Design Classic_Pong_Top, start of the top module:
module Classic_Pong_Top (
    input clk_i,
    input rst_i,
    input UART_RX_i,
    input sw1_i,
    input sw2_i,
    input sw3_i,
    input sw4_i,
    output VGA_Hsync_o,
    output VGA_Vsync_o,
    output VGA_Red_0_o,
    output VGA_Red_1_o,
    output VGA_Red_2_o,
    output VGA_Grn_0_o,
    output VGA_Grn_1_o,
    output VGA_Grn_2_o,
    output VGA_Blu_0_o,
    output VGA_Blu_1_o,
    output VGA_Blu_2_o
);
    parameter CLKS_PER_BIT = 217;
    parameter VIDEO_WIDTH = 3;  
    parameter TOTAL_COLS = 800;
    parameter TOTAL_ROWS = 525;
    parameter ACTIVE_COLS = 640;
    parameter ACTIVE_ROWS = 480;
    wire [VIDEO_WIDTH-1:0] Red_Video_Pong_w, Red_Video_Porch_w;
    wire [VIDEO_WIDTH-1:0] Grn_Video_Pong_w, Grn_Video_Porch_w;
    wire [VIDEO_WIDTH-1:0] Blu_Video_Pong_w, Blu_Video_Porch_w;
    wire rx_dv_w;
    UART_RX #(.CLKS_PER_BIT(CLKS_PER_BIT)) UART_RX_Inst
    (
        .clk_i(clk_i),
        .rst_i(rst_i),
        .rx_serial_i(UART_RX_i),
        .rx_dv_o(rx_dv_w),
        .rx_byte_o()
    );
    wire Hsync_w, Vsync_w;
    VGA_Sync_Pulse #( 
        .TOTAL_COLS(TOTAL_COLS),
        .TOTAL_ROWS(TOTAL_ROWS),
        .ACTIVE_COLS(ACTIVE_COLS),
        .ACTIVE_ROWS(ACTIVE_ROWS) 
    ) VGA_Sync_Inst (
        .clk_i(clk_i),
        .rst_i(rst_i),
        .Hsync_o(Hsync_w),
        .Vsync_o(Vsync_w),
        .col_count_o(),
  ...
Size in the first run: roughly 310 flip-flops.
clock: 5.95 ns
lec_check: 0
cap_margin: 30
cell_pad_in_sites_global_placement: 0
core_aspect_ratio: 0.83
core_margin: 6
core_utilization: 37
gpl_timing_driven: 0
min_routing_layer: met1
place_density_lb_addon: 0.11
setup_slack_margin: 0.55
slew_margin: 40
tns_end_percent: 30
run.sh (not shown) runs the stock make flow with config.mk's settings and CLKGATE_MAP_FILE=.
The starting point finished with timing, DRC and antenna clean.
Change:
Settings changed: ABC_AREA set to 1, CAP_MARGIN 30 to 20, CELL_PAD_IN_SITES_GLOBAL_PLACEMENT 0 to unset, CORE_ASPECT_RATIO 0.83 to unset, CORE_MARGIN 6 to 2, CORE_UTILIZATION 37 to 72, GPL_TIMING_DRIVEN 0 to unset, MIN_ROUTING_LAYER met1 to unset, PLACE_DENSITY_LB_ADDON 0.11 to unset, SETUP_SLACK_MARGIN 0.55 to unset, SLEW_MARGIN 40 to 20, TNS_END_PERCENT 30 to unset.
Clock period 5.95 ns to 5.45 ns, I/O delays scaled along.
Result: Register-to-register slack improved by 0.30 ns; hold slack got worse by 0.018 ns; cell count rose by 16%.

---

Starting RTL as in the previous note.
clock: 40.0 ns
lec_check: 0
cap_margin: 20
core_margin: 2
core_utilization: 40
place_density: 0.6
slew_margin: 20
The first run completed with no timing, DRC or antenna violations.
Rerun with:
CORE_UTILIZATION = 66   (was 40)
PLACE_DENSITY = default   (was 0.6)
clock period = 10.9 ns   (was 40.0 ns; I/O delays follow)
=> Core utilization rises by 28 points; worst hold slack got worse by 0.0096 ns; flip-flop count stays the same; count of clock-buffer cells in the layout falls by 8; power rises to 3.6 times its value; cell count falls by 8.5%; setup slack got worse by 23 ns.
Rerun with:
CORE_UTILIZATION = 64   (was 66)
clock period = 19.4 ns   (was 10.9 ns; I/O delays follow)
Total power falls by 44%; final cell count is about the same; flip-flop count stays the same; core utilization drops by 1.2 points; sequential power falls by about 44%; setup slack improved by 6.8 ns; clock power fell by 44%; sequential share of layout area is about the same; critical path depth grows by 4.
Rerun with:
CORE_UTILIZATION = 40   (was 64)
PLACE_DENSITY = 0.6   (was default)
clock period = 9.56 ns   (was 19.4 ns; I/O delays follow)
The new run completed without violations.
Count of clock-buffer cells in the layout is higher by 9.
Power is higher by 110%.
Routed wire length is higher by 2.7%.
Final cell count is higher by 9.6%.
Area after synthesis does not change.
Non-clock buffer count is higher by 2.
Hold slack is better by 0.0051 ns.
Final area is higher by 1.9%.
Rerun with:
CORE_UTILIZATION = 64   (was 40)
Final area is lower slightly; fmax is higher by a few percent; global-route usage is higher by 8.4 points; non-clock buffer count fell by 2; area after synthesis does not change; routed wire length came out lower slightly; synthesized cell count stays the same; clock power is higher by a little under a tenth; critical path depth does not change; worst hold slack gets worse by 0.0040 ns; setup slack improved by 0.12 ns.

---

Classic_Pong_Top again, from the RTL that the note above started with.
clock: 8.82 ns
lec_check: 0
cap_margin: 20
core_margin: 2
core_utilization: 72
place_density: 0.6
slew_margin: 20
The first run completed with no timing, DRC or antenna violations.
Next try:
- CTS_CLUSTER_SIZE: default -> 100
- TNS_END_PERCENT: default -> 5
- clock period: 8.82 -> 17.7 ns (I/O delays scaled with it)
The new run went through all stages and came out clean.
Clock skew barely changes.
Flip-flop count is unchanged.
Wire length came out lower slightly.
Register-to-register slack is better by 8900 ps.
Clock-buffer cell count came out higher by 1.
Clock power came out lower by well over a third.
Global-route usage came out lower by 0.22 points.
Area after synthesis is unchanged.
Worst setup slack is better by 7300 ps.
Critical path depth came out lower by 7.
Next try:
- CORE_UTILIZATION: 72 -> 40
- CTS_CLUSTER_SIZE: 100 -> default
- SETUP_SLACK_MARGIN: default -> 0.28
- TNS_END_PERCENT: 5 -> default
- clock period: 17.7 -> 9.56 ns (I/O delays scaled with it)
Effect: The new run completed with no timing, DRC or antenna violations; die size went up by 78%; utilization is lower by 35 points; routed wire length barely changes; setup slack gets worse by 6600 ps; cell count grows by 12%; design area climbs by 2.8%; via count shrinks by 2.2%; hold slack gets better by 4.4 ps; total power came out higher by 96%; sequential cell count is unchanged; critical path depth increases by 7.
Next try:
- CAP_MARGIN: 20 -> 40
- CTS_CLUSTER_SIZE: default -> 77
- PLACE_DENSITY: 0.6 -> default
- SETUP_SLACK_MARGIN: 0.28 -> default
- clock period: 9.56 -> 40.0 ns (I/O delays scaled with it)
Via count is about the same. Worst hold slack degrades by 5.0 ps. Cell area hardly moves. Global-route usage went down by 0.18 points. Power went down by 76%. Utilization barely changes. Critical path depth went down by 7.
Next try:
- CAP_MARGIN: 40 -> 20
- CORE_UTILIZATION: 40 -> 66
- CTS_CLUSTER_SIZE: 77 -> default
- clock period: 40.0 -> 10.7 ns (I/O delays scaled with it)
Outcome: Setup slack degrades by 23000 ps; wire length decreases by a few percent; global-route usage increases by 8.6 points; cell area decreases slightly; worst hold slack degrades by 7.7 ps; area after synthesis is unchanged.
Next try:
- CORE_UTILIZATION: 66 -> 40
- PLACE_DENSITY: default -> 0.6
- clock period: 10.7 -> 12.1 ns (I/O delays scaled with it)
After rerunning:
- final area climbs slightly
- global-route usage drops by 8.6 points
- final cell count climbs by roughly a tenth
Power is estimated from default activity; no workload was simulated.
